==> flow/design.v <==
`timescale 1ns / 1ps
module Contador_Comparador(
	input	clk, rst,
	input enable,
	output reg iguales	
	);
reg [25:0] CuentaCada20ns;
always @ (posedge rst or posedge clk) 
	begin
	  if (rst) CuentaCada20ns <= 0;  
	  else if (iguales) CuentaCada20ns <= 0;
			else if (enable) CuentaCada20ns <= CuentaCada20ns +1;
			else CuentaCada20ns <= CuentaCada20ns;
	end
always @(CuentaCada20ns)
	begin
		if (CuentaCada20ns == 5_000) 
			iguales = 'b1; 
		else iguales = 0;
end
endmodule
`timescale 1ns / 1ps
module Debouncer(
    input Clock,
    input Reset,
    input Switch,
    output reg One_Shot,
	 output reg Sw_Clean
    );
	 parameter [2:0] Ini  = 'b000;
	 parameter [2:0] Shot = 'b001;
	 parameter [2:0] Off1 = 'b011;
	 parameter [2:0] Sw_1 = 'b010;
	 parameter [2:0] Off2 = 'b110;
	 wire Delay_End;
	 reg [2:0] Status;
	 always @ (posedge Reset, posedge Clock)
		begin
			if (Reset)
				Status <= Ini;
			else
				case (Status)
					Ini: if (Switch)
						Status <= Shot;
					else
						Status <= Ini; 
					Shot: Status <= Off1;
					Off1: if (Delay_End)
						Status <= Sw_1;
					else
						Status <= Off1;
					Sw_1: if (~Switch)
						Status <= Off2;
					else
						Status <= Sw_1;
					Off2: if (Delay_End)
						Status <= Ini;
					else
						Status <= Off2;
					default: Status <= Ini;
				endcase
		end
	always @ (Status)
		begin
			case (Status)
				Ini:  begin One_Shot = 'b0; Sw_Clean = 'b0; end
				Shot: begin One_Shot = 'b1; Sw_Clean = 'b0; end
				Off1: begin One_Shot = 'b0; Sw_Clean = 'b1; end
				Sw_1: begin One_Shot = 'b0; Sw_Clean = 'b0; end
				Off2: begin One_Shot = 'b0; Sw_Clean = 'b1; end
				default: begin One_Shot = 'b0; Sw_Clean = 'b0; end
			endcase
		end
	Contador_Comparador CC(.clk(Clock), .rst(Reset), .enable(Switch), .iguales(Delay_End));
endmodule
`timescale 1ns / 1ps
module MaquinaEstados(
	input A,
	input B,
	input clk,
	input reset,
	output reg inc,
	output reg dec
);
parameter espera = 'b0000;
parameter a_0    = 'b0001; 
parameter a_1    = 'b0010; 
parameter b_0    = 'b0011; 
parameter b_1    = 'b0100; 
reg [2:0] estado;
always @ (posedge clk, posedge reset)
begin
	if(reset)
		estado <= 0;
	else
	begin
		case(estado)
		espera:
		begin
			if(A == 1 && B == 0) estado <= a_0;
			else if(B == 1 && A == 0) estado <= b_0;
		end
		a_0:
		begin
			if(B)	estado <= a_1;
		end
		b_0:
		begin
			if(A) estado <= b_1;
		end
		a_1:
		begin
			estado <= espera;
		end
		b_1:
		begin
			estado <= espera;
		end
		default:	estado <= espera;
		endcase
	end
end
always @ (estado)
begin
	case(estado)
	espera:
	begin
		inc = 0;
		dec = 0;
	end
	a_0:
	begin
		inc = 0;
		dec = 0;
	end
	b_0:
	begin
		inc = 0;
		dec = 0;
	end
	a_1:
	begin
		inc = 1;
		dec = 0;
	end
	b_1:
	begin
		inc = 0;
		dec = 1;
	end
	default:
	begin
		inc = 0;
		dec = 0;
	end
	endcase
end
endmodule
`timescale 1ns / 1ps
module SumadorRotary #(parameter [11:0] resetValue = 12'd0)(
	input clk,
	input reset,
	input inc,
	input dec,
	output reg [15:0] result
    );
parameter increase = 15;
	always @ (posedge reset or posedge clk)
		begin
		if(reset) result <= resetValue;
		else if(inc)
		begin
			result <= result+increase;
		end
		else if(dec)
		begin
				result <= result-increase;
		end
		end
endmodule
`timescale 1ns / 1ps
module RotaryEncoders #(parameter [11:0] resetValue = 12'd0)(
	input clk,
	input reset,
	input LeftA,
	input LeftB,
	input RightA,
	input RightB,
	output [15:0] result,
	output [15:0] result2,
	output moved		 
    );
	 wire LeftA_shot;
	 wire LeftB_shot;
	 wire RightA_shot;
	 wire RightB_shot;
	 wire increase;
	 wire decrease;
	 wire [15:0] res;
	 wire increase2;
	 wire decrease2;
	 wire [15:0] res2;
	 Debouncer deb1(.Clock(clk), .Reset(reset), .Switch(LeftA), .Sw_Clean(LeftA_shot));
	 Debouncer deb2(.Clock(clk), .Reset(reset), .Switch(LeftB), .Sw_Clean(LeftB_shot));
	 MaquinaEstados maquina1(.A(LeftA_shot), .B(LeftB_shot), .clk(clk), .reset(reset), .inc(increase), .dec(decrease));
	 SumadorRotary #(resetValue) sumador(.clk(clk), .reset(reset), .inc(increase), .dec(decrease), .result(res));
	 Debouncer deb4(.Clock(clk), .Reset(reset), .Switch(RightA), .Sw_Clean(RightA_shot));
	 Debouncer deb3(.Clock(clk), .Reset(reset), .Switch(RightB), .Sw_Clean(RightB_shot));
	 MaquinaEstados maquina2(.A(RightA_shot), .B(RightB_shot), .clk(clk), .reset(reset), .inc(increase2), .dec(decrease2));
	 SumadorRotary #(resetValue) sumador2(.clk(clk), .reset(reset), .inc(increase2), .dec(decrease2), .result(res2));
	 assign result = res;
	 assign result2 = res2;
	 assign moved = increase | decrease | increase2 | decrease2;
endmodule
`timescale 1ns / 1ps
module clockdiv(
	input wire clk,		 
	input wire clr,		 
	output wire dclk,		 
	output wire segclk	 
	);
reg [16:0] q;
always @(posedge clk or posedge clr)
begin
	if (clr == 1)
		q <= 0;
	else
		q <= q + 1;
end
assign segclk = q[16];
assign dclk = q[0];
endmodule
`timescale 1ns / 1ps
module vga640x480(
	input wire clk,			      
	input wire pix_en,		      
	input wire moved,		      
	input wire clr,	           
	input [15:0] posx,
	input [15:0] posy,
	input [15:0] posx2,
	input [15:0] posy2,
	output wire hsync,		  
	output wire vsync,		 
	output reg[2:0] red,	      
	output reg[2:0] green,    
	output reg[1:0] blue,	    
	output [3:0] score1,
	output [3:0] score2
	);
parameter cursor_width  = 20;
parameter cursor_height = 20;
parameter ball_size = 10;
reg [15:0] ball_x;
reg [15:0] ball_y;
localparam [6:0] cursor_size_player1 = 20;
localparam [6:0] cursor_size_player2 = 20;
reg [3:0] player1_score;
reg [3:0] player2_score;
reg [7:0] player1_color;
reg [7:0] player2_color;
parameter hpixels  = 800;        
parameter vlines   = 521;       
parameter hpulse   = 96; 	    
parameter vpulse   = 2; 	   
parameter hbp      = 144; 	  
parameter hfp      = 784; 	 
parameter vbp      = 31;   
parameter vfp      = 511; 
reg [9:0] hc;
reg [9:0] vc;
always @(posedge clk or posedge clr)
begin
	if (clr == 1)
	begin
		hc <= 0;
		vc <= 0;
	end
	else if (pix_en)
	begin
		if (hc < hpixels - 1)
			hc <= hc + 1;
		else
		begin
			hc <= 0;
			if (vc < vlines - 1)
				vc <= vc + 1;
			else
				vc <= 0;
		end
	end
end
assign hsync = (hc < hpulse) ? 0:1;
assign vsync = (vc < vpulse) ? 0:1;
reg printH_player1;
reg printV_player1;
reg printH_ball;
reg printV_ball;
reg printH_player2;
reg printV_player2;
always @*
begin
	printV_player1 = (vc > vbp + posy && vc < vbp + posy + cursor_size_player1);
	printV_player2 = (vc > vbp + posy2 && vc < vbp + posy2 + cursor_size_player2);
	printV_ball    = (vc > vbp + ball_y && vc < vbp + ball_y + ball_size);
end
always @*
begin
	printH_player1 = (hc > hbp + posx && hc < hbp + posx + cursor_size_player1);
	printH_player2 = (hc > hbp + posx2 && hc < hbp + posx2 + cursor_size_player2);
	printH_ball    = (hc > hbp + ball_x && hc < hbp + ball_x + ball_size);
end
always @ (printH_player1, printV_player1, printH_player2, printV_player2, printH_ball, printV_ball, player1_color, player2_color)
begin
	if(printH_player1 && printV_player1 && printH_ball && printV_ball && printH_player2 && printV_player2)
	begin
		red = 3'b101;
		green = 3'b110;
		blue = 2'b01;
	end
	else if(printH_player1 && printV_player1)
	begin
		red = player1_color[7:5];
		green = player1_color[4:2];
		blue = player1_color[1:0];
	end
	else if(printH_player2 && printV_player2)
	begin
		red = player2_color[7:5];
		green = player2_color[4:2];
		blue = player2_color[1:0];
	end
	else if(printH_ball && printV_ball)
	begin
		red = 3'b001;
		green = 3'b111;
		blue = 2'b01;
	end
	else
	begin
		red = 3'b000;
		green = 3'b000;
		blue = 2'b00;
	end
end
reg [8:0] random;
always @(posedge clk or posedge clr)
begin
	if (clr == 1)
		random <= 0;
	else if (pix_en)
	begin
		if (random == 400)
			random <= 0;
		else
			random <= random + 1'b1;
	end
end
reg moved_q;
always @(posedge clk or posedge clr)
begin
	if (clr == 1)
	begin
		moved_q <= 0;
		ball_x <= 300;
		ball_y <= 300;
		player1_score <= 0;
		player2_score <= 0;
		player1_color <= 8'b11100110;
		player2_color <= 8'b00101011;
	end
	else
	begin
		moved_q <= moved;
		if (moved_q)
		begin
			if((ball_x >= posx && ball_x <= posx + cursor_size_player1) && (ball_y >= posy && ball_y <= posy + cursor_size_player1))
			begin
				ball_x <= random[8:0] ;
				ball_y <= random[8:0] ;
				player1_score <= player1_score + 1;
				player1_color <= player1_color+1;
			end
			else if((ball_x >= posx2 && ball_x <= posx2 + cursor_size_player2) && (ball_y >= posy2 && ball_y <= posy2 + cursor_size_player2))
			begin
				ball_x <= random[8:0] ;
				ball_y <= random[8:0] ;
				player2_score <= player2_score + 1;
				player2_color <= player2_color+1;
			end
		end
	end
end
assign score1 = player1_score;
assign score2 = player2_score;
endmodule
`timescale 1ns / 1ps
module nCounter #(parameter integer limit=2, parameter busSize = 4)(
    input clk, enable, rst,
    output reg [busSize-1:0] count,
	 output reg overflow
    );
	 always @ (posedge rst, posedge clk)
	 begin
		if(rst)
		begin
			count<='b0;
			overflow <= 0;
		end
		else
		begin
		overflow <= 0;
		if(count == limit)  
			begin
				count<='b0;
				overflow <= 1;
			end
		else if(enable)
			count<=count+'b1;
		end
	 end
endmodule
`timescale 1ns / 1ps
module Timer #(parameter busSize = 26, parameter binTime = 50_000_000)(
    input clk, enable, rst,
    output reg toggle
    );
	 reg [busSize-1:0] localCount;
	 reg [busSize-1:0] limit;
	always @ (posedge rst, posedge clk) 
	begin
		if (rst) begin localCount <= 0; limit <= binTime; end
		else if (toggle) localCount <= 0;
		else if (enable) localCount <= localCount +1;
	end
	always @ (limit, localCount) 
	begin
		if (localCount == limit) toggle = 'b1; 
		else toggle = 'b0;
	end
endmodule
`timescale 1ns / 1ps
module Mux4_4(
    input [3:0] numA,
	 input [3:0] numB,
	 input [3:0] numC,
	 input [3:0] numD,
    input [1:0] sw,
    output [3:0] out
    );
	 assign out = (sw[0] == 1) ? (sw[1] == 1 ? numD : numB) : (sw[1] == 1 ? numC : numA);
endmodule
`timescale 1ns / 1ps
module bin_to_hex(
    input w,
    input x,
    input y,
    input z,
    output [6:0] num
    );
		assign num[6]= (~w&~x&~y&z)| (~w&x&~y&~z)| (w&x&~y&z)| (w&~x&y&z);
		assign num[5]= (w&x&y&z)| (w&x&y&~z)| (w&x&~y&~z)| (w&~x&y&z)|(~w&x&y&~z)|(~w&x&~y&z);
		assign num[4]= (~w&~x&y&~z)| (w&x&~y&~z)| (w&x&y);
		assign num[3]= (x&y&z)| (~x&~y&z)| (w&~x&y&~z)| (~w&x&~y&~z);
		assign num[2]= (~w&z)| (~x&~y&z)| (~w&x&~y);
		assign num[1] = (~w&~x&~y&z)| (~w&~x&y&z)| (~w&~x&y&~z)| (~w&x&y&z)| (w&x&~y&z);
		assign num[0]= (~w&~x&~y)| (~w&x&y&z)| (w&x&~y&~z);
endmodule
`timescale 1ns / 1ps
module Display(
	 input clk,
	 input rst,
	 input [3:0]A, 
	 input [3:0]B, 
	 input [3:0]C, 
	 input [3:0]D,
    output [6:0] numOut,
    output [3:0] transistor
    );
	 wire tggl;
	 wire [1:0] switcher;
	 wire [3:0] currentNumber;
	 Timer #(22, 250_000) dispTimer(.clk(clk), .enable(1'b1), .rst(rst), .toggle(tggl));  
	 nCounter #(4, 2) switch(.clk(clk),.count(switcher), .enable(tggl), .rst(rst), .overflow());  
	 Mux4_4 numbers(.sw(switcher), .numA(D), .numB(C), .numC(B), .numD(A), .out(currentNumber));
	 Mux4_4 oneCold(.sw(switcher), .numA(4'b0111), .numB(4'b1011), .numC(4'b1101), .numD(4'b1110), .out(transistor));
	 bin_to_hex converter(.w(currentNumber[3]),.x(currentNumber[2]),.y(currentNumber[1]),.z(currentNumber[0]), .num(numOut));	 
endmodule
`timescale 1ns / 1ps
module SuperBallPickupMasterRotaryChampionDeluxe5(
	input LeftA,
	input LeftB,
	input RightA,
	input RightB,
	input LeftA2,
	input LeftB2,
	input RightA2,
	input RightB2,
	input wire clk,			 
	input wire reset,			 
	output wire [6:0] seg,	 
	output wire [3:0] an,	 
	output wire dp,			 
	output wire [2:0] red,	 
	output wire [2:0] green, 
	output wire [1:0] blue,	 
	output wire hsync,		 
	output wire vsync,			 
	output resetOut
	);
wire segclk;
wire dclk;
assign dp = 1;
wire [15:0] posx;
wire [15:0] posy;
wire [15:0] posx2;
wire [15:0] posy2;
wire moved1;
wire moved2;
RotaryEncoders #(12'd100) rot(.clk(clk),.reset(reset), .LeftA(LeftA),.LeftB(LeftB),.RightA(RightA),.RightB(RightB),.result(posx),.result2(posy),.moved(moved1));
RotaryEncoders #(12'd400) rot2(.clk(clk),.reset(reset), .LeftA(LeftA2),.LeftB(LeftB2),.RightA(RightA2),.RightB(RightB2),.result(posx2),.result2(posy2),.moved(moved2));
clockdiv U1(.clk(clk),.clr(reset),.segclk(segclk),.dclk(dclk));
wire [3:0] score1;
wire [3:0] score2;
vga640x480 U3(.clk(clk),.pix_en(~dclk),.moved(moved1 | moved2),.clr(reset),.hsync(hsync),.vsync(vsync), .posx(posx), .posy(posy),  .posx2(posx2), .posy2(posy2), .red(red),.green(green),.blue(blue),.score1(score1),.score2(score2));
Display outputDisp(.clk(clk),.rst(reset),.A(4'b0001),.B(score1),.C(4'b0010),.D(score2),.numOut(seg),.transistor(an));
assign resetOut = reset;
endmodule
==> flow/run.sh <==
#!/bin/bash
# the make line also repeats each setting of config.mk as NAME=value (left out here)
make -C /OpenROAD-flow-scripts/flow DESIGN_CONFIG=/design/flow/config.mk WORK_HOME=/design/flow/orfs CLKGATE_MAP_FILE= finish
==> flow/config.mk <==
export PLATFORM = sky130hd
export DESIGN_NAME = SuperBallPickupMasterRotaryChampionDeluxe5
export DESIGN_NICKNAME = SuperBallPickupMasterRotaryChampionDeluxe5
export VERILOG_FILES = /design/flow/design.v
export SDC_FILE = /design/flow/constraint.sdc
export NUM_CORES = 4
export LEC_CHECK = 0
export ABC_AREA = 1
export CAP_MARGIN = 0
export CORE_MARGIN = 2
export CORE_UTILIZATION = 69
export CTS_CLUSTER_SIZE = 99
export SETUP_SLACK_MARGIN = 3.22
export SLEW_MARGIN = 20
==> flow/constraint.sdc <==
create_clock -name core_clock -period 11.3 [get_ports {clk}]
set_input_delay 2.2600 -clock core_clock [delete_from_list [all_inputs] [get_ports {clk}]]
set_output_delay 2.2600 -clock core_clock [all_outputs]
set_load 0.01 [all_outputs]
==> flow_summary.json, run 1 <==
{
  "dp_hpwl_microns": 50630,
  "pwr-share-seq_pct": 47.4,
  "area_growth_pct": 8.477,
  "whs_ns": 0.4382,
  "clockPowerShare_pct": 43.6,
  "vias_per_cell": 5.617,
  "antenna_found_initial": 0,
  "syn_inst": 4161,
  "min_period_ns": 7.208,
  "pg_seq_w": 0.00174,
  "clock-sinks": 420,
  "cp_num_buf_inv": 3,
  "firstDrtPassIters": 5,
  "comb_area_sq_mm": 0.01770,
  "yosys.cell_types.count": 71,
  "drv_cap": 0,
  "yosysTopAreaCell": "dfrtp_1",
  "r2r-start": "rot.sumador2.result[2]",
  "clk_latency_ns": 0.63,
  "portBuffers": 31,
  "cts.reportedPaths.clkPinSlew_ns": 0.06,
  "start_kind": "register",
  "adder_share_pct": 12.24,
  "avgSynthCellArea_sq_um": 7.431,
  "post-route-util_pct": 75.85,
  "drt-initial-drc-count": 2227,
  "rows": 77,
  "setup-violations-final": 0,
  "ys_sh_mux_pct": 0,
  "p_comb_share_pct": 9.0,
  "core_area_sq_mm": 0.04422,
  "grt_pass1_vias": 25813,
  "power_switching_w": 0.0009747,
  "top_logic_kind": "simple AND/OR/NAND/NOR gates",
  "finalClockSkew_ns": 0.04091,
  "yosysWarningCount": 9,
  "log.warning_count": 73,
  "cp_slowest_cell": "dfrtp_1",
  "required_ns": 9.04,
  "cp_common_cell": "nor2_1",
  "cts_tree": "done",
  "synthTopCellsByCount": "850 x nand2_1, 646 x inv_1, 416 x nor2_1, 383 x dfrtp_1, 296 x ha_1",
  "powerDensity_mw_per_mm2": 109.2,
  "crit_path_max_fanout": 9,
  "drc_errors": 0,
  "pg_clk_w": 0.00160,
  "aoi_share_pct": 10.46,
  "hold_path_startpoint": "rot.deb2.Status[3]",
  "crit_chain": "inv_1, ha_1, xnor2_1, inv_1, ha_1, o21ai_0, nor2_1, nand2_1, nor2_1, a21oi_1, ha_1, a211o_1, a211oi_1, nand4_1, nor2_1, nand3_4, nand2_1, nor2_1, nor2_1, clkdlybuf4s50_1",
  "synth-simple-area-share_pct": 27.84,
  "place_inst": 4752,
  "syn_nets": 4471,
  "yosys_area_sq_mm": 0.03092,
  "reg2reg_to": "U3.player2_color[7]",
  "pin_count": 33,
  "edf_count": 0,
  "die_height_microns": 215.7,
  "hold_viol_final": 0,
  "combinationalPower_w": 0.000329,
  "synthXorXnorAreaFrac_pct": 6.656,
  "max_freq_mhz": 138.7,
  "grt_first_pass_wirelength_microns": 121100,
  "gp_congestion": 0.9057,
  "fp_util_pct": 69.93,
  "whs_path_depth": 1,
  "worstSetupPathDepth": 20,
  "seq_area_sq_mm": 0.01056,
  "p_int_w": 0.002688,
  "ys.flop_type": "dfrtp_1",
  "cts_hold_buffers": 0,
  "top_cell_area_share_pct": 30.99,
  "async_reset_ff_share_pct": 100.0,
  "htreeDepth": 2,
  "leakage_nw": 16.89,
  "top_layer": "met4",
  "post-cts-setup-buffer-count": 0,
  "setup_tns_ns": 0,
  "maxPowerGroup": "registers",
  "top_cells_by_area": "dfrtp_1 31%, ha_1 12%, nand2_1 10%",
  "stdcell_count": 4842,
  "vias": 27198,
  "placed_area_sq_mm": 0.03188,
  "slew_viol_final": 0,
  "peakVddDrop_mv": 0.1424,
  "fillerInstances": 3457,
  "cp-startpoint": "U3.ball_x[1]",
  "numCtsBuffers": 48,
  "routed_wl_microns": 69940,
  "crit_path_end_kind": "output port",
  "wl_met2_microns": 31910,
  "cts_resized": 0,
  "wl_per_cell_microns": 14.44,
  "synth_area_sq_mm": 0.03092,
  "r2r_setup_slack_ns": 7.29,
  "most_common_cell": "nand2_1",
  "arrival_ns": 4.95,
  "ant_nets": 0,
  "min_period_over_period_pct": 63.78,
  "path_class": "register to output port",
  "cts_root_buffer": "clkbuf_16",
  "cts.path.max_buffers": 3,
  "die_x_microns": 215.7,
  "route.layer.met1.wl_microns": 32460,
  "ys_seq_elements": 420,
  "hold_end": "rot.deb2.Status[4]",
  "ys_cells": 4161,
  "crit_path_end": "blue[0]",
  "crit_family": "simple AND/OR/NAND/NOR gates",
  "max_stage_delay_ns": 0.57,
  "worst_slew_pin_slew_ns": 0.8904,
  "relSlewSlack_pct": 40.15,
  "sw_frac_of_total_pct": 26.61,
  "met3WireLength_microns": 3801,
  "final_nets": 4521,
  "rsz0062_at_grt": "false",
  "ff2ff_path_depth": 18,
  "status": "no timing/DRC/antenna violations",
  "ys_seq_share_pct": 34.14,
  "hp-class": "register to register",
  "grt.overflow.total": 0,
  "die_area_sq_mm": 0.04652,
  "n_antenna_cell": 0,
  "grt_usage_pct": 30.75,
  "design_area_sq_mm": 0.03354,
  "grt_max_degree": 189
}
==> routing by layer <==
layer	global-route usage [%]	up-vias
met3	4.679	119
met2	50.24	659
met4	8.759	0
met1	42.66	12627
li1	-	13793
met5	0	-
==> cell type report <==
cell class	count	share of cell area [%]
clock buffer	70	4.066
clock inverter	19	0.8057
sequential	420	31.47
tap	592	2.208
multi-input combinational	3042	52.77
inverter	657	7.371
timing repair buffer	42	1.306
==> through the flow <==
step,power (W),worst slack (ns)
finish,0.003663,4.092
global route,0.003816,3.807
CTS,0.003686,4.108
detailed placement,0.002086,4.766
global placement,0.002071,4.890
floorplan,0.002001,3.405
==> run 2: changes to the inputs <==
- ABC_AREA: 1 -> default
- CAP_MARGIN: 0 -> 5
- CELL_PAD_IN_SITES_GLOBAL_PLACEMENT: default -> 1
- CORE_UTILIZATION: 69 -> 65
- CTS_CLUSTER_DIAMETER: default -> 208
- CTS_CLUSTER_SIZE: 99 -> default
- GPL_ROUTABILITY_DRIVEN: default -> 0
- PLACE_DENSITY: default -> 0.91
- SETUP_SLACK_MARGIN: 3.22 -> default
- SLEW_MARGIN: 20 -> 0
- clock period: 11.3 -> 16.6 ns (I/O delays scaled with it)
==> run 2 against run 1 <==
  * Sequential share of layout area rose by 2.5 points
  * Count of clock-buffer cells in the layout fell by 2
  * Total power fell by 32%
  * Register-to-register slack improved by 4.5 ns
  * Design area fell by 7.4%
  * Combinational power fell by about 40%
  * Synthesized cell count fell by 26%
  * Global-route usage fell by 2.3 points
  * Worst setup slack improved by 3.5 ns
  * Clock skew fell by 0.0074 ns
  * Cell count fell by 23%
  * First-iteration DRC count fell by 37%
  * Critical endpoint unchanged
  * Largest cell class unchanged
==> flow_summary.json, run 2 <==
{
  "vias_per_cell": 5.980,
  "min_period_over_period_pct": 54.00,
  "grt_pass1_vias": 22207,
  "rows": 76,
  "routed_wl_microns": 64010,
  "combinationalPower_w": 0.000196,
  "setup-violations-final": 0,
  "finalPower_w": 0.002486,
  "finalClockSkew_ns": 0.03354,
  "grt.overflow.total": 0,
  "cp_num_buf_inv": 2,
  "cts_resized": 0,
  "cts.reportedPaths.clkPinSlew_ns": 0.06,
  "crit_chain": "inv_1, ha_1, nor2b_1, a21oi_1, xnor2_1, ha_1, nand4_1, nor3_1, a2111oi_0, nand4_1, or4b_1, nor4_1, nand3_1, mux2_2, a211o_1, clkdlybuf4s50_1",
  "start_kind": "register",
  "hold_viol_final": 0,
  "vias": 22280,
  "ys_seq_share_pct": 36.98,
  "grt_usage_pct": 28.48,
  "wl_per_cell_microns": 17.18,
  "fp_util_pct": 66.12,
  "cts_tree": "done",
  "cts.path.max_buffers": 3,
  "yosys.cell_types.count": 90,
  "crit_path_end": "blue[0]",
  "pg_seq_w": 0.00118,
  "ys_sh_mux_pct": 1.692,
  "ys.flop_type": "dfrtp_1",
  "firstDrtPassIters": 5,
  "antenna_found_initial": 0,
  "worstSetupPathDepth": 16,
  "hold_path_startpoint": "rot2.deb4.Status[3]",
  "slew_viol_final": 0,
  "edf_count": 0,
  "worst_slew_pin_slew_ns": 1.039,
  "cp_slowest_cell": "dfstp_2",
  "final_nets": 3413,
  "cts_hold_buffers": 0,
  "r2r_setup_slack_ns": 11.80,
  "r2r-start": "rot.sumador.result[4]",
  "dp_hpwl_microns": 46050,
  "reg2reg_to": "U3.ball_x[7]",
  "numCtsBuffers": 47,
  "p_int_w": 0.001849,
  "async_reset_ff_share_pct": 100.0,
  "core_area_sq_mm": 0.04317,
  "drc_errors": 0,
  "required_ns": 13.28,
  "max_stage_delay_ns": 0.63,
  "setup_tns_ns": 0,
  "clockPowerShare_pct": 44.6,
  "synth_area_sq_mm": 0.02854,
  "drt-initial-drc-count": 1394,
  "log.warning_count": 73,
  "crit_path_max_fanout": 9,
  "adder_share_pct": 13.29,
  "cp-startpoint": "rot.sumador2.result[2]",
  "clk_latency_ns": 0.60,
  "yosysWarningCount": 9,
  "yosysTopAreaCell": "dfrtp_1",
  "maxPowerGroup": "registers",
  "max_freq_mhz": 111.5,
  "synth-simple-area-share_pct": 20.15,
  "synthXorXnorAreaFrac_pct": 12.64,
  "p_comb_share_pct": 7.9,
  "leakage_nw": 14.34,
  "cts_root_buffer": "clkbuf_16",
  "ff2ff_path_depth": 15,
  "rsz0062_at_grt": "false",
  "status": "no timing/DRC/antenna violations",
  "grt_max_degree": 155,
  "top_logic_kind": "simple AND/OR/NAND/NOR gates",
  "top_cell_area_share_pct": 33.58,
  "htreeDepth": 2,
  "avgSynthCellArea_sq_um": 9.249,
  "syn_inst": 3086,
  "relSlewSlack_pct": 28.96,
  "arrival_ns": 5.64,
  "pg_clk_w": 0.00111,
  "pin_count": 33,
  "die_area_sq_mm": 0.04561,
  "drv_cap": 0,
  "n_antenna_cell": 0,
  "powerDensity_mw_per_mm2": 80.01,
  "grt_first_pass_wirelength_microns": 107200,
  "ys_cells": 3086,
  "hold_end": "rot2.deb4.Status[4]",
  "hp-class": "register to register",
  "pwr-share-seq_pct": 47.5,
  "synthTopCellsByCount": "383 x dfrtp_1, 296 x ha_1, 264 x xnor2_1, 260 x nand2_1, 247 x nor2_1",
  "post-cts-setup-buffer-count": 0,
  "top_cells_by_area": "dfrtp_1 34%, ha_1 13%, xnor2_1 8.1%",
  "die_x_microns": 213.6,
  "syn_nets": 3396,
  "min_period_ns": 8.965,
  "aoi_share_pct": 11.75,
  "clock-sinks": 420,
  "path_class": "register to output port",
  "area_growth_pct": 8.833,
  "ys_seq_elements": 420,
  "power_switching_w": 0.0006367,
  "die_height_microns": 213.6,
  "crit_family": "simple AND/OR/NAND/NOR gates",
  "peakVddDrop_mv": 0.1318,
  "most_common_cell": "dfrtp_1",
  "sw_frac_of_total_pct": 25.62,
  "ant_nets": 0,
  "yosys_area_sq_mm": 0.02854,
  "portBuffers": 31,
  "crit_path_end_kind": "output port",
  "whs_path_depth": 1
}
run 2: stage by stage:
step           utilization (%)  hold slack [ns]  setup WS, ns  area [sq um]  instances
2_1_floorplan                -           0.4084         1.650         28540       3086
3_3_place_gp             68.13           0.4134         8.374         29410       3639
3_5_place_dp             68.13           0.4196         8.311         29410       3639
4_1_cts                  71.96           0.4359         7.655         31060       3726
5_1_grt                  71.96           0.4532         7.317         31060       3726
6_report                 71.96           0.4298         7.635         31060       3726
run 2: layout make-up:
class	count	area [sq um]
fill	3301	12110
multi-input combinational	2407	17000
sequential	420	10560
tap	585	732.0
clock buffer	68	1395
timing repair buffer	46	435.4
clock inverter	19	259.0
inverter	181	686.9
run 2: metal layers:
metal | share of wire, % | track usage [%] | vias to the layer above
met1 | 45 | 37.09 | 10773
met2 | 48 | 48.91 | 432
met5 | 0 | 0 | -
met4 | 3.1 | 10.34 | 0
li1 | - | - | 10949
met3 | 3.8 | 3.617 | 126
==> run 3: changes to the inputs <==
- ABC_AREA: default -> 1
- CAP_MARGIN: 5 -> 20
- CELL_PAD_IN_SITES_GLOBAL_PLACEMENT: 1 -> default
- CORE_UTILIZATION: 65 -> 72
- CTS_CLUSTER_DIAMETER: 208 -> 234
- GPL_ROUTABILITY_DRIVEN: 0 -> default
- MAX_ROUTING_LAYER: default -> met4
- PLACE_DENSITY: 0.91 -> default
- PLACE_DENSITY_LB_ADDON: default -> 0.01
- SETUP_SLACK_MARGIN: default -> 1.48
- SLEW_MARGIN: 0 -> 20
- clock period: 16.6 -> 5.67 ns (I/O delays scaled with it)
==> run 3 against run 2 <==
  * Register-to-register slack worse by 10 ns
  * Sequential power increased to 2.9 times the previous value
  * Cell count is 30% higher
  * Utilization is 9.2 points higher
  * Sequential share of layout area is 3.1 points lower
  * Clock power went up to 3.1 times the previous value
  * Count of clock-buffer cells in the layout decreased by 11
  * Total power increased to 3.0 times the previous value
  * Wire length increased by 15%
  * Non-clock buffer count grew 38
  * Combinational power grew to 3.4 times the previous value
  * Synthesized area up 8.3%
==> flow_summary.json, run 3 <==
{
  "hold_end": "rot.deb2.Status[4]",
  "pg_clk_w": 0.00344,
  "arrival_ns": 3.95,
  "status": "no timing/DRC/antenna violations",
  "wl_per_cell_microns": 15.23,
  "yosysTopAreaCell": "dfrtp_1",
  "p_comb_share_pct": 8.8,
  "power_switching_w": 0.001968,
  "htreeDepth": 2,
  "crit_family": "simple AND/OR/NAND/NOR gates",
  "clock-sinks": 420,
  "start_kind": "register",
  "grt_first_pass_wirelength_microns": 122700,
  "crit_path_end": "green[2]",
  "whs_path_depth": 1,
  "crit_path_end_kind": "output port",
  "firstDrtPassIters": 6,
  "placed_area_sq_mm": 0.03187,
  "grt_pass1_vias": 26232,
  "aoi_share_pct": 10.46,
  "maxPowerGroup": "registers",
  "yosys_area_sq_mm": 0.03092,
  "antenna_found_initial": 0,
  "numCtsBuffers": 45,
  "log.warning_count": 72,
  "top_cell_area_share_pct": 30.99,
  "ys.flop_type": "dfrtp_1",
  "hold_path_startpoint": "rot.deb2.Status[3]",
  "die_x_microns": 211.2,
  "design_area_sq_mm": 0.03419,
  "min_period_ns": 5.084,
  "max_freq_mhz": 196.7,
  "edf_count": 0,
  "synth-simple-area-share_pct": 27.84,
  "cts.path.max_buffers": 3,
  "p_int_w": 0.005607,
  "worst_slew_pin_slew_ns": 1.098,
  "ys_sh_mux_pct": 0,
  "synthTopCellsByCount": "850 x nand2_1, 646 x inv_1, 416 x nor2_1, 383 x dfrtp_1, 296 x ha_1",
  "pin_count": 33,
  "crit_path_max_fanout": 8,
  "setup-violations-final": 0,
  "powerDensity_mw_per_mm2": 221.6,
  "sw_frac_of_total_pct": 25.98,
  "drt-initial-drc-count": 2371,
  "hp-class": "register to register",
  "fp_util_pct": 73.39,
  "syn_nets": 4471,
  "final_nets": 4560,
  "drv_cap": 0,
  "ys_seq_share_pct": 34.14,
  "dp_hpwl_microns": 51590,
  "yosysWarningCount": 9,
  "hold_viol_final": 0,
  "most_common_cell": "nand2_1",
  "cp_slowest_cell": "dfstp_4",
  "r2r_setup_slack_ns": 1.80,
  "vias": 27955,
  "met3WireLength_microns": 4879,
  "r2r-start": "rot2.sumador.result[4]",
  "cts.reportedPaths.clkPinSlew_ns": 0.06,
  "reg2reg_to": "U3.player2_score[3]",
  "relSlewSlack_pct": 26.75,
  "pwr-share-seq_pct": 45.8,
  "gp_congestion": 0.9594,
  "max_stage_delay_ns": 0.64,
  "cp_common_cell": "nand2_1",
  "grt_max_degree": 129,
  "cts_root_buffer": "clkbuf_16",
  "slew_viol_final": 0,
  "area_growth_pct": 10.57,
  "vias_per_cell": 5.793,
  "finalClockSkew_ns": 0.02365,
  "peakVddDrop_mv": 0.2905,
  "clockPowerShare_pct": 45.5,
  "required_ns": 4.54,
  "crit_chain": "inv_4, ha_1, nand2_1, nand2_1, nand2_1, inv_1, o21ai_2, nand2_1, nor2_2, nand3_1, xor2_1, ha_1, a211o_1, a211oi_2, nand4_1, nor2_4, nand3_4, nand2_1, nor2_1, nor2_1, buf_2",
  "leakage_nw": 17.20,
  "clk_latency_ns": 0.61,
  "avgSynthCellArea_sq_um": 7.431,
  "top_logic_kind": "simple AND/OR/NAND/NOR gates",
  "die_height_microns": 211.2,
  "syn_inst": 4161,
  "ys_seq_elements": 420,
  "cp-startpoint": "U3.ball_x[2]",
  "synthXorXnorAreaFrac_pct": 6.656,
  "cts_tree": "done",
  "adder_share_pct": 12.24,
  "ant_nets": 0,
  "ys_cells": 4161,
  "core_area_sq_mm": 0.04213,
  "yosys.cell_types.count": 71,
  "top_cells_by_area": "dfrtp_1 31%, ha_1 12%, nand2_1 10%",
  "route.layer.met1.wl_microns": 32790,
  "grt_usage_pct": 34.00,
  "die_area_sq_mm": 0.04462,
  "drc_errors": 0,
  "n_antenna_cell": 0,
  "top_layer": "met4",
  "grt.overflow.total": 0,
  "rows": 75,
  "rsz0062_at_grt": "true",
  "worstSetupPathDepth": 21,
  "ff2ff_path_depth": 18,
  "finalPower_w": 0.007575,
  "cp_num_buf_inv": 3,
  "wl_met2_microns": 34130,
  "pg_seq_w": 0.00347,
  "synth_area_sq_mm": 0.03092,
  "min_period_over_period_pct": 89.67,
  "path_class": "register to output port",
  "combinationalPower_w": 0.000664,
  "async_reset_ff_share_pct": 100.0,
  "routed_wl_microns": 73520,
  "portBuffers": 31
}
## run 3: per-layer routing
metal	vias up	track usage, %
met5	-	-
met4	0	8.888
met3	160	5.352
met2	902	54.74
met1	13044	45.15
li1	13849	-
## run 3: repair_timing
| item | CTS | global route |
|---|---|---|
| buffers inserted | 18 | 20 |
| gates resized | 80 | 47 |
| setup endpoints to repair | 8 | 13 |
| hold buffers | 0 | 0 |
| pin swaps | 20 | 15 |
## run 3: per-stage QoR
step	setup WS, ns	instances	setup TNS (ns)	hold WS, ns	util [%]
2_1_floorplan	-1.099	4161	-421.03	0.4174	-
4_1_cts	0.6685	4806	0	0.4362	80.43
3_3_place_gp	0.6108	4704	0	0.4196	75.63
3_5_place_dp	0.5477	4704	0	0.4251	75.63
5_1_grt	0.3702	4826	0	0.4399	81.15
6_report	0.5855	4826	0	0.4247	81.15
## run 3: cell type report
class / count / area (sq um)
Multi-Input combinational cell: 3042 / 17980
Clock buffer: 57 / 1241
Tap cell: 539 / 674.4
Timing Repair Buffer: 84 / 716.9
Clock inverter: 27 / 511.7
Fill cell: 3024 / 7944
Sequential cell: 420 / 10570
Inverter: 657 / 2489
==> run 4: changes to the inputs <==
- ABC_AREA: 1 -> default
- CAP_MARGIN: 20 -> 30
- CORE_ASPECT_RATIO: default -> 1.27
- CORE_MARGIN: 2 -> 5
- CORE_UTILIZATION: 72 -> 67
- CTS_CLUSTER_DIAMETER: 234 -> 170
- GPL_TIMING_DRIVEN: default -> 1
- MAX_ROUTING_LAYER: met4 -> default
- MIN_ROUTING_LAYER: default -> met1
- PLACE_DENSITY_LB_ADDON: 0.01 -> default
- SETUP_SLACK_MARGIN: 1.48 -> default
- SLEW_MARGIN: 20 -> 40
- TNS_END_PERCENT: default -> 60
- clock period: 5.67 -> 8.9 ns (I/O delays scaled with it)
==> run 4 against run 3 <==
  * Sequential power decreased by 37%
  * First-iteration DRC count fell by 54%
  * Combinational power shrank 45%
  * Worst setup slack gained 1.0 ns
  * Clock skew decreased by 0.010 ns
  * Utilization fell by 8.0 points
  * Global-route usage down 6.6 points
  * Largest cell class unchanged
==> flow_summary.json, run 4 <==
{
  "die_height_microns": 242.6,
  "cp-startpoint": "rot.sumador2.result[2]",
  "min_period_over_period_pct": 82.24,
  "grt_pass1_vias": 22643,
  "cts_tree": "done",
  "ys_sh_mux_pct": 1.692,
  "gp_congestion": 0.9656,
  "synth_area_sq_mm": 0.02854,
  "numCtsBuffers": 44,
  "hold_path_startpoint": "rot2.deb4.Status[3]",
  "n_antenna_cell": 0,
  "yosys.cell_types.count": 90,
  "max_stage_delay_ns": 0.63,
  "pg_clk_w": 0.00193,
  "min_period_ns": 7.319,
  "pg_seq_w": 0.00220,
  "crit_path_max_fanout": 9,
  "drc_errors": 0,
  "synth-simple-area-share_pct": 20.15,
  "cts_root_buffer": "clkbuf_16",
  "vias_per_cell": 6.033,
  "pin_count": 33,
  "clockPowerShare_pct": 43.0,
  "fp_util_pct": 67.43,
  "r2r_setup_slack_ns": 4.76,
  "avgSynthCellArea_sq_um": 9.249,
  "slew_viol_final": 0,
  "cts_resized": 0,
  "ys_seq_share_pct": 36.98,
  "hp-class": "register to register",
  "crit_chain": "inv_1, ha_1, nor2b_1, a21oi_1, xnor2_1, ha_1, nand4_1, nor3_1, a2111oi_0, nand4_1, or4b_1, nor4_1, nand3_1, mux2_2, a211oi_1, clkdlybuf4s50_1",
  "leakage_nw": 14.28,
  "cp_slowest_cell": "dfstp_2",
  "antenna_found_initial": 0,
  "syn_nets": 3396,
  "path_class": "register to output port",
  "finalClockSkew_ns": 0.01334,
  "ff2ff_path_depth": 15,
  "ys_seq_elements": 420,
  "top_cells_by_area": "dfrtp_1 34%, ha_1 13%, xnor2_1 8.1%",
  "async_reset_ff_share_pct": 100.0,
  "powerDensity_mw_per_mm2": 145.3,
  "arrival_ns": 5.54,
  "synthXorXnorAreaFrac_pct": 12.64,
  "cts.reportedPaths.clkPinSlew_ns": 0.06,
  "clk_latency_ns": 0.56,
  "fillerInstances": 3262,
  "hold_viol_final": 0,
  "crit_path_end_kind": "output port",
  "syn_inst": 3086,
  "pwr-share-seq_pct": 48.9,
  "required_ns": 7.12,
  "peakVddDrop_mv": 0.1897,
  "adder_share_pct": 13.29,
  "top_cell_area_share_pct": 33.58,
  "routed_wl_microns": 63500,
  "wl_per_cell_microns": 17.16,
  "rsz0062_at_grt": "false",
  "setup-violations-final": 0,
  "dp_hpwl_microns": 46270,
  "hold_end": "rot2.deb4.Status[4]",
  "portBuffers": 31,
  "aoi_share_pct": 11.75,
  "worst_slew_pin_slew_ns": 0.7944,
  "yosys_area_sq_mm": 0.02854,
  "p_int_w": 0.003362,
  "reg2reg_to": "U3.player1_score[1]",
  "core_area_sq_mm": 0.04233,
  "combinationalPower_w": 0.000366,
  "top_logic_kind": "simple AND/OR/NAND/NOR gates",
  "max_freq_mhz": 136.6,
  "grt_first_pass_wirelength_microns": 108300,
  "seq_area_sq_mm": 0.01056,
  "r2r-start": "rot.sumador.result[4]",
  "comb_area_sq_mm": 0.01701,
  "relSlewSlack_pct": 46.66,
  "die_area_sq_mm": 0.04686,
  "cp_num_buf_inv": 2,
  "cts.path.max_buffers": 3,
  "grt_max_degree": 165,
  "yosysWarningCount": 9,
  "most_common_cell": "dfrtp_1",
  "drt-initial-drc-count": 1095,
  "whs_path_depth": 1,
  "log.warning_count": 73,
  "ys_cells": 3086,
  "area_growth_pct": 8.456,
  "rows": 85,
  "final_nets": 3410,
  "crit_path_end": "green[0]",
  "pre_cts_ws_ns": 2.144,
  "drv_cap": 0,
  "vias": 22322,
  "synthTopCellsByCount": "383 x dfrtp_1, 296 x ha_1, 264 x xnor2_1, 260 x nand2_1, 247 x nor2_1",
  "sw_frac_of_total_pct": 25.26,
  "power_switching_w": 0.001136,
  "p_comb_share_pct": 8.1,
  "fin_ws_ns": 1.581,
  "grt_usage_pct": 27.36,
  "cts_hold_buffers": 0,
  "setup_tns_ns": 0,
  "yosysTopAreaCell": "dfrtp_1",
  "maxPowerGroup": "registers",
  "status": "no timing/DRC/antenna violations",
  "whs_ns": 0.4295,
  "ant_nets": 0,
  "start_kind": "register",
  "edf_count": 0,
  "crit_family": "simple AND/OR/NAND/NOR gates",
  "die_x_microns": 193.2,
  "clock-sinks": 420,
  "htreeDepth": 2,
  "firstDrtPassIters": 5,
  "grt.overflow.total": 0,
  "worstSetupPathDepth": 16,
  "ys.flop_type": "dfrtp_1",
  "post-cts-setup-buffer-count": 0
}
==> run 4: layer usage <==
layer | track usage (%) | wire length, microns | up-vias
met5 | 0 | 0 | -
li1 | - | - | 10946
met2 | 48.78 | 32350 | 378
met3 | 3.607 | 1942 | 135
met1 | 33.60 | 26750 | 10863
met4 | 10.23 | 2457 | 0
==> run 4: stage by stage <==
step	power, W	utilization (%)	area [sq um]	instances
floorplan	0.002490	-	28550	3086
global placement	0.002572	69.41	29380	3617
detailed placement	0.002592	69.47	29400	3618
CTS	0.004546	73.07	30930	3699
global route	0.004705	73.14	30960	3700
finish	0.004498	73.14	30960	3700
==> run 4: layout make-up <==
| class | instances | share of cell area, % |
|---|---|---|
| Multi-Input combinational cell | 2407 | 54.96 |
| Sequential cell | 420 | 34.10 |
| Clock buffer | 63 | 4.151 |
| Tap cell | 565 | 2.284 |
| Inverter | 181 | 2.207 |
| Timing Repair Buffer | 46 | 1.524 |
| Clock inverter | 18 | 0.7760 |
==> run 5: changes to the inputs <==
- CAP_MARGIN: 30 -> 20
- CELL_PAD_IN_SITES_DETAIL_PLACEMENT: default -> 2
- CORE_ASPECT_RATIO: 1.27 -> default
- CORE_MARGIN: 5 -> 2
- CORE_UTILIZATION: 67 -> 60
- CTS_CLUSTER_DIAMETER: 170 -> 125
- GPL_TIMING_DRIVEN: 1 -> default
- MAX_ROUTING_LAYER: default -> met5
- MIN_ROUTING_LAYER: met1 -> default
- PLACE_DENSITY_LB_ADDON: default -> 0.22
- SETUP_SLACK_MARGIN: default -> -0.07
- SLEW_MARGIN: 40 -> 20
- TNS_END_PERCENT: 60 -> default
- clock period: 8.9 -> 17.7 ns (I/O delays scaled with it)
==> run 5 against run 4 <==
  * The flow now stops in detailed placement (3_5_place_dp)
  * Die area rose by 5.3%
  * Synthesized cell count did not move
  * Synthesized area did not move
==> flow_summary.json, run 5 <==
{
  "synthTopCellsByCount": "383 x dfrtp_1, 296 x ha_1, 264 x xnor2_1, 260 x nand2_1, 247 x nor2_1",
  "top_cell_area_share_pct": 33.58,
  "die_height_microns": 222.1,
  "synth_area_sq_mm": 0.02854,
  "yosys.cell_types.count": 90,
  "synthXorXnorAreaFrac_pct": 12.64,
  "ys_sh_mux_pct": 1.692,
  "top_logic_kind": "simple AND/OR/NAND/NOR gates",
  "most_common_cell": "dfrtp_1",
  "async_reset_ff_share_pct": 100.0,
  "stop_error": "[ERROR DPL-0033] detailed placement checks failed during check placement.",
  "synth-simple-area-share_pct": 20.15,
  "aoi_share_pct": 11.75,
  "yosysWarningCount": 9,
  "ys_seq_share_pct": 36.98,
  "edf_count": 0,
  "pin_count": 33,
  "fp_util_pct": 61.05,
  "top_cells_by_area": "dfrtp_1 34%, ha_1 13%, xnor2_1 8.1%",
  "syn_inst": 3086,
  "yosys_area_sq_mm": 0.02854,
  "die_area_sq_mm": 0.04933,
  "haltStage": "detailed placement (3_5_place_dp)",
  "ys_cells": 3086,
  "portBuffers": 31,
  "gp_congestion": 0.9135,
  "adder_share_pct": 13.29,
  "ys.flop_type": "dfrtp_1",
  "ys_seq_elements": 420,
  "yosysTopAreaCell": "dfrtp_1",
  "rows": 79,
  "avgSynthCellArea_sq_um": 9.249,
  "syn_nets": 3396,
  "core_area_sq_mm": 0.04675,
  "die_x_microns": 222.1,
  "status": "stopped before the end"
}
## run 5: per-stage QoR
stage                   hold slack [ns]  setup slack (ns)  power, W  cell area [sq um]
after floorplan                  0.4084             2.530  0.001252              28540
after global placement           0.4138             8.975  0.001291              29430
==> run 6: changes to the inputs <==
- CAP_MARGIN: 20 -> 15
- CELL_PAD_IN_SITES_DETAIL_PLACEMENT: 2 -> default
- CORE_UTILIZATION: 60 -> 72
- CTS_CLUSTER_DIAMETER: 125 -> default
- MAX_ROUTING_LAYER: met5 -> default
- PLACE_DENSITY_LB_ADDON: 0.22 -> default
- SETUP_SLACK_MARGIN: -0.07 -> 2.08
- TNS_END_PERCENT: default -> 10
- clock period: 17.7 -> 9.22 ns (I/O delays scaled with it)
==> run 6 against run 5 <==
  * Now clean on timing, DRC and antenna
  * Die area decreased by 16%
  * Synthesized cell count unchanged
  * Synthesized area stayed put
==> flow_summary.json, run 6 <==
{
  "status": "no timing/DRC/antenna violations",
  "routed_wl_microns": 64420,
  "die_height_microns": 203.1,
  "top_cells_by_area": "dfrtp_1 34%, ha_1 13%, xnor2_1 8.1%",
  "min_period_ns": 6.962,
  "r2r-start": "rot.sumador.result[4]",
  "synthXorXnorAreaFrac_pct": 12.64,
  "sw_frac_of_total_pct": 25.83,
  "syn_nets": 3396,
  "yosys_area_sq_mm": 0.02854,
  "maxPowerGroup": "registers",
  "cp-startpoint": "rot.sumador2.result[0]",
  "yosysTopAreaCell": "dfrtp_1",
  "setup_tns_ns": 0,
  "vias": 22773,
  "portBuffers": 31,
  "pwr-share-seq_pct": 49.4,
  "combinationalPower_w": 0.000356,
  "clock-sinks": 420,
  "yosys.cell_types.count": 90,
  "clk_latency_ns": 0.59,
  "drv_cap": 0,
  "top_cell_area_share_pct": 33.58,
  "crit_path_end_kind": "output port",
  "cts_root_buffer": "clkbuf_16",
  "p_comb_share_pct": 8.3,
  "crit_path_end": "red[0]",
  "pin_count": 33,
  "synth_area_sq_mm": 0.02854,
  "ys_cells": 3086,
  "required_ns": 7.38,
  "ys_seq_elements": 420,
  "adder_share_pct": 13.29,
  "power_switching_w": 0.001114,
  "cts.path.max_buffers": 3,
  "finalClockSkew_ns": 0.02456,
  "drt-initial-drc-count": 1388,
  "cts_tree": "done",
  "async_reset_ff_share_pct": 100.0,
  "crit_chain": "inv_1, ha_1, nand2b_2, a21oi_2, xnor2_2, ha_1, nand4_1, nor3_1, a2111oi_2, nand4_1, or4b_1, nor4_2, nand3_2, buf_4, mux2_2, a221o_1, clkdlybuf4s50_1",
  "log.warning_count": 76,
  "pg_seq_w": 0.00213,
  "vias_per_cell": 6.212,
  "grt_max_degree": 163,
  "clockPowerShare_pct": 42.4,
  "ff2ff_path_depth": 15,
  "grt_first_pass_wirelength_microns": 109600,
  "syn_inst": 3086,
  "fp_util_pct": 73.34,
  "dp_hpwl_microns": 45680,
  "rsz0062_at_grt": "true",
  "avgSynthCellArea_sq_um": 9.249,
  "crit_path_max_fanout": 7,
  "max_freq_mhz": 143.6,
  "worstSetupPathDepth": 17,
  "synth-simple-area-share_pct": 20.15,
  "worst_slew_pin_slew_ns": 0.9833,
  "arrival_ns": 5.12,
  "core_area_sq_mm": 0.03892,
  "cp_num_buf_inv": 3,
  "setup-violations-final": 0,
  "r2r_setup_slack_ns": 4.40,
  "hold_end": "rot.deb2.Status[4]",
  "synthTopCellsByCount": "383 x dfrtp_1, 296 x ha_1, 264 x xnor2_1, 260 x nand2_1, 247 x nor2_1",
  "n_antenna_cell": 0,
  "die_x_microns": 203.1,
  "die_area_sq_mm": 0.04125,
  "pre_cts_ws_ns": 2.390,
  "rows": 72,
  "peakVddDrop_mv": 0.2268,
  "wl_per_cell_microns": 17.57,
  "reg2reg_to": "U3.ball_x[7]",
  "hp-class": "register to register",
  "slew_viol_final": 0,
  "top_logic_kind": "simple AND/OR/NAND/NOR gates",
  "area_growth_pct": 8.815,
  "crit_family": "simple AND/OR/NAND/NOR gates",
  "ant_nets": 0,
  "firstDrtPassIters": 9,
  "p_int_w": 0.003198,
  "edf_count": 0,
  "hold_path_startpoint": "rot.deb2.Status[3]",
  "ys.flop_type": "dfrtp_1",
  "aoi_share_pct": 11.75,
  "hold_viol_final": 0,
  "max_stage_delay_ns": 0.57,
  "cts_hold_buffers": 0,
  "htreeDepth": 2,
  "whs_path_depth": 1,
  "numCtsBuffers": 45,
  "relSlewSlack_pct": 33.95,
  "most_common_cell": "dfrtp_1",
  "drc_errors": 0,
  "leakage_nw": 14.34,
  "grt.overflow.total": 0,
  "grt_pass1_vias": 23179,
  "final_nets": 3424,
  "powerDensity_mw_per_mm2": 138.8,
  "cp_slowest_cell": "or4b_1",
  "yosysWarningCount": 9,
  "path_class": "register to output port",
  "start_kind": "register",
  "ys_seq_share_pct": 36.98,
  "gp_congestion": 0.9403,
  "finalPower_w": 0.004311,
  "fin_ws_ns": 2.258,
  "cts.reportedPaths.clkPinSlew_ns": 0.06,
  "ys_sh_mux_pct": 1.692,
  "antenna_found_initial": 0,
  "pg_clk_w": 0.00183,
  "grt_usage_pct": 31.93,
  "min_period_over_period_pct": 75.51
}
==> run 6: per-layer routing <==
layer / vias to the layer above / wire length [microns] / GRT usage [%]
li1: 10972 / - / -
met1: 11076 / 28280 / 40.53
met2: 556 / 31230 / 54.92
met3: 169 / 2385 / 3.884
met4: 0 / 2528 / 14.52
met5: - / 0 / 0
==> run 6: repair_timing <==
action | in CTS | in global routing
setup buffers | 6 | 10
gates resized | 8 | 23
setup endpoints to repair | 8 | 8
pin swaps | 2 | 5
==> run 6: metrics by stage <==
| stage | instances | cell area [sq um] | util (%) | hold slack [ns] |
|---|---|---|---|---|
| after floorplan | 3086 | 28550 | - | 0.4084 |
| after global placement | 3569 | 29310 | 75.32 | 0.4129 |
| after detailed placement | 3569 | 29320 | 75.33 | 0.4216 |
| after CTS | 3656 | 30890 | 79.37 | 0.4379 |
| after global routing | 3666 | 31060 | 79.81 | 0.4477 |
| final | 3666 | 31060 | 79.81 | 0.4342 |
==> run 6: cell type report <==
class	instances	area [sq um]
tap	518	648.1
sequential	420	10570
multi-input combinational	2407	17110
inverter	181	683.2
timing repair buffer	59	558.0
clock buffer	67	1340
fill	2581	7858
clock inverter	14	153.9
==> run 7: changes to the inputs <==
- CAP_MARGIN: 15 -> 20
- CORE_UTILIZATION: 72 -> 66
- SETUP_SLACK_MARGIN: 2.08 -> 3.49
- TNS_END_PERCENT: 10 -> default
- clock period: 9.22 -> 12.2 ns (I/O delays scaled with it)
==> run 7 against run 6 <==
  * Critical path depth shrank 1
  * Clock power shrank 26%
  * Synthesized area is the same
  * Die area grew 8.9%
==> flow_summary.json, run 7 <==
{
  "crit_path_end": "green[0]",
  "ant_nets": 0,
  "clk_latency_ns": 0.58,
  "area_growth_pct": 8.109,
  "crit_path_end_kind": "output port",
  "pg_seq_w": 0.00161,
  "cts.reportedPaths.clkPinSlew_ns": 0.06,
  "peakVddDrop_mv": 0.1558,
  "place_inst": 3636,
  "ff2ff_path_depth": 15,
  "worstSetupPathDepth": 16,
  "rsz0062_at_grt": "false",
  "fillerInstances": 3223,
  "ys_seq_elements": 420,
  "yosys.cell_types.count": 90,
  "syn_inst": 3086,
  "wl_per_cell_microns": 17.06,
  "cts_resized": 0,
  "synthXorXnorAreaFrac_pct": 12.64,
  "grt_pass1_vias": 22216,
  "ys_cells": 3086,
  "setup-violations-final": 0,
  "hold_path_startpoint": "rot.deb1.Status[3]",
  "power_switching_w": 0.0008391,
  "grt_max_degree": 178,
  "firstDrtPassIters": 6,
  "antenna_found_initial": 0,
  "pre_cts_ws_ns": 4.672,
  "synth_area_sq_mm": 0.02854,
  "vias_per_cell": 6.012,
  "finalClockSkew_ns": 0.01865,
  "leakage_nw": 14.21,
  "drc_errors": 0,
  "arrival_ns": 5.75,
  "die_height_microns": 212.0,
  "fin_ws_ns": 4.014,
  "avgSynthCellArea_sq_um": 9.249,
  "ys_seq_share_pct": 36.98,
  "portBuffers": 31,
  "cp-startpoint": "rot.sumador2.result[2]",
  "die_area_sq_mm": 0.04493,
  "required_ns": 9.76,
  "path_class": "register to output port",
  "syn_nets": 3396,
  "max_freq_mhz": 122.2,
  "busiest_layer": "met2",
  "cp_num_buf_inv": 2,
  "cp_slowest_cell": "dfstp_2",
  "vias": 22357,
  "slew_viol_final": 0,
  "yosysTopAreaCell": "dfrtp_1",
  "yosys_area_sq_mm": 0.02854,
  "grt.overflow.total": 0,
  "relSlewSlack_pct": 29.05,
  "pwr-share-seq_pct": 49.7,
  "gr-usage-met2_pct": 49.25,
  "p_comb_share_pct": 8.3,
  "crit_family": "simple AND/OR/NAND/NOR gates",
  "log.warning_count": 71,
  "drv_cap": 0,
  "fp_util_pct": 66.56,
  "top_cells_by_area": "dfrtp_1 34%, ha_1 13%, xnor2_1 8.1%",
  "worst_slew_pin_slew_ns": 1.056,
  "drt-initial-drc-count": 1488,
  "clockPowerShare_pct": 42.1,
  "aoi_share_pct": 11.75,
  "combinationalPower_w": 0.000267,
  "r2r_setup_slack_ns": 7.39,
  "reg2reg_to": "U3.ball_x[7]",
  "cts_hold_buffers": 0,
  "p_int_w": 0.002396,
  "hold_viol_final": 0,
  "grt_usage_pct": 28.94,
  "dp_hpwl_microns": 45990,
  "hp-class": "register to register",
  "cts.path.max_buffers": 3,
  "cts_root_buffer": "clkbuf_16",
  "grt_use_met1_pct": 38.32,
  "rows": 76,
  "top_logic_kind": "simple AND/OR/NAND/NOR gates",
  "async_reset_ff_share_pct": 100.0,
  "seq_area_sq_mm": 0.01056,
  "final_nets": 3408,
  "maxPowerGroup": "registers",
  "r2r-start": "rot.sumador.result[4]",
  "edf_count": 0,
  "cts_tree": "done",
  "n_antenna_cell": 0,
  "routed_wl_microns": 63430,
  "min_period_ns": 8.186,
  "powerDensity_mw_per_mm2": 104.8,
  "ys.flop_type": "dfrtp_1",
  "sw_frac_of_total_pct": 25.94,
  "core_area_sq_mm": 0.04289,
  "yosysWarningCount": 9,
  "hold_end": "rot.deb1.Status[4]",
  "die_x_microns": 212.0,
  "grt_first_pass_wirelength_microns": 107400,
  "top_cell_area_share_pct": 33.58,
  "crit_path_max_fanout": 9,
  "numCtsBuffers": 45,
  "adder_share_pct": 13.29,
  "crit_chain": "inv_1, ha_1, nand2b_1, a21oi_1, xnor2_1, ha_1, nand4_1, nor3_1, a2111oi_0, nand4_1, or4b_1, nor4_1, nand3_1, mux2_2, a211oi_1, clkdlybuf4s50_1",
  "ys_sh_mux_pct": 1.692,
  "whs_path_depth": 1,
  "stdcell_count": 3719,
  "comb_area_sq_mm": 0.01701,
  "start_kind": "register",
  "grtUsageMet3_pct": 3.442,
  "htreeDepth": 2,
  "synthTopCellsByCount": "383 x dfrtp_1, 296 x ha_1, 264 x xnor2_1, 260 x nand2_1, 247 x nor2_1",
  "most_common_cell": "dfrtp_1",
  "gp_congestion": 0.9125,
  "max_stage_delay_ns": 0.63,
  "pin_count": 33,
  "post-route-util_pct": 71.95,
  "setup_tns_ns": 0,
  "clock-sinks": 420,
  "post-cts-setup-buffer-count": 0,
  "synth-simple-area-share_pct": 20.15,
  "status": "no timing/DRC/antenna violations",
  "min_period_over_period_pct": 67.09,
  "pg_clk_w": 0.00136
}
## run 7: metal layers
| metal | vias to the layer above | share of wire [%] |
|---|---|---|
| met5 | - | 0 |
| li1 | 10943 | - |
| met4 | 0 | 3.0 |
| met1 | 10891 | 45 |
| met2 | 403 | 48 |
| met3 | 120 | 3.6 |
## run 7: area by class of cell
type | instances | area share [%]
multi-input cells | 2407 | 55.12
flip-flops and latches | 420 | 34.21
clock buffers | 64 | 4.079
well taps | 585 | 2.372
inverters | 181 | 2.214
repair buffers | 43 | 1.350
clock inverters | 19 | 0.6528
## run 7: per-stage QoR
stage	cell area (sq um)	power (W)	hold WS [ns]
detailed placement	29380	0.001898	0.4202
global route	30860	0.003376	0.4495
CTS	30840	0.003269	0.4344
global placement	29380	0.001875	0.4159
finish	30860	0.003235	0.4285
floorplan	28550	0.001817	0.4084
==> run 8: changes to the inputs <==
- CORE_UTILIZATION: 66 -> 40
- SETUP_SLACK_MARGIN: 3.49 -> default
- clock period: 12.2 -> 6.78 ns (I/O delays scaled with it)
==> run 8 against run 7 <==
  * Still clean on timing, DRC and antenna
  * Utilization decreased by 26 points
  * Cell count increased by 11%
  * Sequential share of layout area down 1.2 points
  * Non-clock buffer count increased by 33
  * Register-to-register slack worse by 5.4 ns
  * Sequential cell count stayed put
  * First-iteration DRC count decreased by 19%
  * Worst hold slack barely moved
  * Synthesized cell count stayed put
  * Global-route usage shrank 12 points
  * Die area grew 64%
  * Critical endpoint is now red[1]
  * Largest cell class unchanged
  * Highest routed layer unchanged
==> flow_summary.json, run 8 <==
{
  "top_cell_area_share_pct": 33.58,
  "pwr-share-seq_pct": 46.5,
  "cts.reportedPaths.clkPinSlew_ns": 0.06,
  "worst_slew_pin_slew_ns": 1.066,
  "crit_path_end_kind": "output port",
  "syn_inst": 3086,
  "dp_hpwl_microns": 45670,
  "die_area_sq_mm": 0.07351,
  "leakage_nw": 14.60,
  "path_class": "register to output port",
  "cp_num_buf_inv": 2,
  "stdcell_count": 4116,
  "combinationalPower_w": 0.000472,
  "die_x_microns": 271.1,
  "antenna_found_initial": 0,
  "pg_clk_w": 0.00285,
  "cts_hold_buffers": 0,
  "routed_wl_microns": 63850,
  "clock-sinks": 420,
  "die_height_microns": 271.1,
  "powerDensity_mw_per_mm2": 194.0,
  "ys_seq_share_pct": 36.98,
  "portBuffers": 31,
  "ys_sh_mux_pct": 1.692,
  "avgSynthCellArea_sq_um": 9.249,
  "synthTopCellsByCount": "383 x dfrtp_1, 296 x ha_1, 264 x xnor2_1, 260 x nand2_1, 247 x nor2_1",
  "adder_share_pct": 13.29,
  "drt-initial-drc-count": 1199,
  "yosysWarningCount": 9,
  "p_comb_share_pct": 7.6,
  "aoi_share_pct": 11.75,
  "vias": 21878,
  "cts.path.max_buffers": 3,
  "cp-startpoint": "rot.sumador2.result[2]",
  "fp_util_pct": 40.55,
  "hold_end": "rot.deb2.Status[4]",
  "crit_path_end": "red[1]",
  "yosys_area_sq_mm": 0.02854,
  "ff2ff_path_depth": 15,
  "top_logic_kind": "simple AND/OR/NAND/NOR gates",
  "drv_cap": 0,
  "core_area_sq_mm": 0.07039,
  "r2r_setup_slack_ns": 2.01,
  "edf_count": 0,
  "wl_per_cell_microns": 15.51,
  "hp-class": "register to register",
  "ys.flop_type": "dfrtp_1",
  "ant_nets": 0,
  "place_inst": 4010,
  "area_growth_pct": 12.15,
  "max_stage_delay_ns": 0.58,
  "arrival_ns": 5.26,
  "start_kind": "register",
  "cts_root_buffer": "clkbuf_16",
  "fin_ws_ns": 0.1615,
  "required_ns": 5.42,
  "hold_viol_final": 0,
  "drc_errors": 0,
  "syn_nets": 3396,
  "grt_max_degree": 168,
  "yosysTopAreaCell": "dfrtp_1",
  "setup_tns_ns": 0,
  "clockPowerShare_pct": 45.9,
  "ys_cells": 3086,
  "slew_viol_final": 0,
  "synthXorXnorAreaFrac_pct": 12.64,
  "yosys.cell_types.count": 90,
  "power_switching_w": 0.001608,
  "rows": 97,
  "grt_usage_pct": 17.37,
  "whs_path_depth": 1,
  "n_antenna_cell": 0,
  "status": "no timing/DRC/antenna violations",
  "most_common_cell": "dfrtp_1",
  "relSlewSlack_pct": 28.91,
  "synth_area_sq_mm": 0.02854,
  "pin_count": 33,
  "cts_tree": "done",
  "async_reset_ff_share_pct": 100.0,
  "crit_family": "simple AND/OR/NAND/NOR gates",
  "grt_pass1_vias": 21116,
  "log.warning_count": 72,
  "worstSetupPathDepth": 16,
  "grt_first_pass_wirelength_microns": 107900,
  "r2r-start": "rot.sumador.result[4]",
  "firstDrtPassIters": 5,
  "min_period_over_period_pct": 97.62,
  "vias_per_cell": 5.315,
  "htreeDepth": 2,
  "reg2reg_to": "U3.ball_x[7]",
  "min_period_ns": 6.619,
  "top_cells_by_area": "dfrtp_1 34%, ha_1 13%, xnor2_1 8.1%",
  "ys_seq_elements": 420,
  "pg_seq_w": 0.00289,
  "grt.overflow.total": 0,
  "finalClockSkew_ns": 0.03265,
  "hold_path_startpoint": "rot.deb2.Status[3]",
  "setup-violations-final": 0,
  "cp_slowest_cell": "or4b_1",
  "sw_frac_of_total_pct": 25.89,
  "peakVddDrop_mv": 0.1994,
  "p_int_w": 0.004601,
  "final_nets": 3445,
  "maxPowerGroup": "registers",
  "pre_cts_ws_ns": 0.3284,
  "numCtsBuffers": 49,
  "crit_chain": "inv_1, ha_1, nor2b_2, a21oi_2, xnor2_2, ha_1, nand4_1, nor3_1, a2111oi_1, nand4_1, or4b_1, nor4_1, nand3_1, a21oi_2, a22o_1, clkdlybuf4s50_1",
  "crit_path_max_fanout": 5,
  "synth-simple-area-share_pct": 20.15,
  "max_freq_mhz": 151.1,
  "gp_congestion": 0.9048,
  "clk_latency_ns": 0.62
}
==> run 8: per-layer routing <==
layer / routed length [microns] / vias to the layer above / GRT usage, %
met1: 31590 / 10455 / 24.75
met5: 0 / - / 0
li1: - / 11022 / -
met3: 2300 / 86 / 2.211
met2: 28720 / 315 / 28.05
met4: 1236 / 0 / 4.150
==> run 8: layout make-up <==
class / instances / area [sq um]
Sequential cell: 420 / 10560
Timing Repair Buffer: 76 / 675.6
Tap cell: 940 / 1176
Clock inverter: 24 / 339.1
Clock buffer: 68 / 1418
Inverter: 181 / 683.2
Multi-Input combinational cell: 2407 / 17160
Fill cell: 6838 / 38380
==> run 8: stage by stage <==
step | hold slack, ns | power [W] | cell area, sq um | utilization (%)
final | 0.4280 | 0.006209 | 32010 | 45.48
after global routing | 0.4436 | 0.006508 | 32010 | 45.48
after CTS | 0.4308 | 0.006301 | 31840 | 45.23
after detailed placement | 0.4178 | 0.003406 | 30000 | 42.62
after global placement | 0.4133 | 0.003394 | 30000 | 42.62
after floorplan | 0.4084 | 0.003269 | 28550 | -
==> run 8: what timing repair did <==
item,in CTS,in global routing
cloned,0,0
buffers inserted,5,9
endpoints found under the setup margin,8,8
pin swaps,3,8
resized,11,22
Power figures rest on the tool's default switching activity, not on a simulated workload.
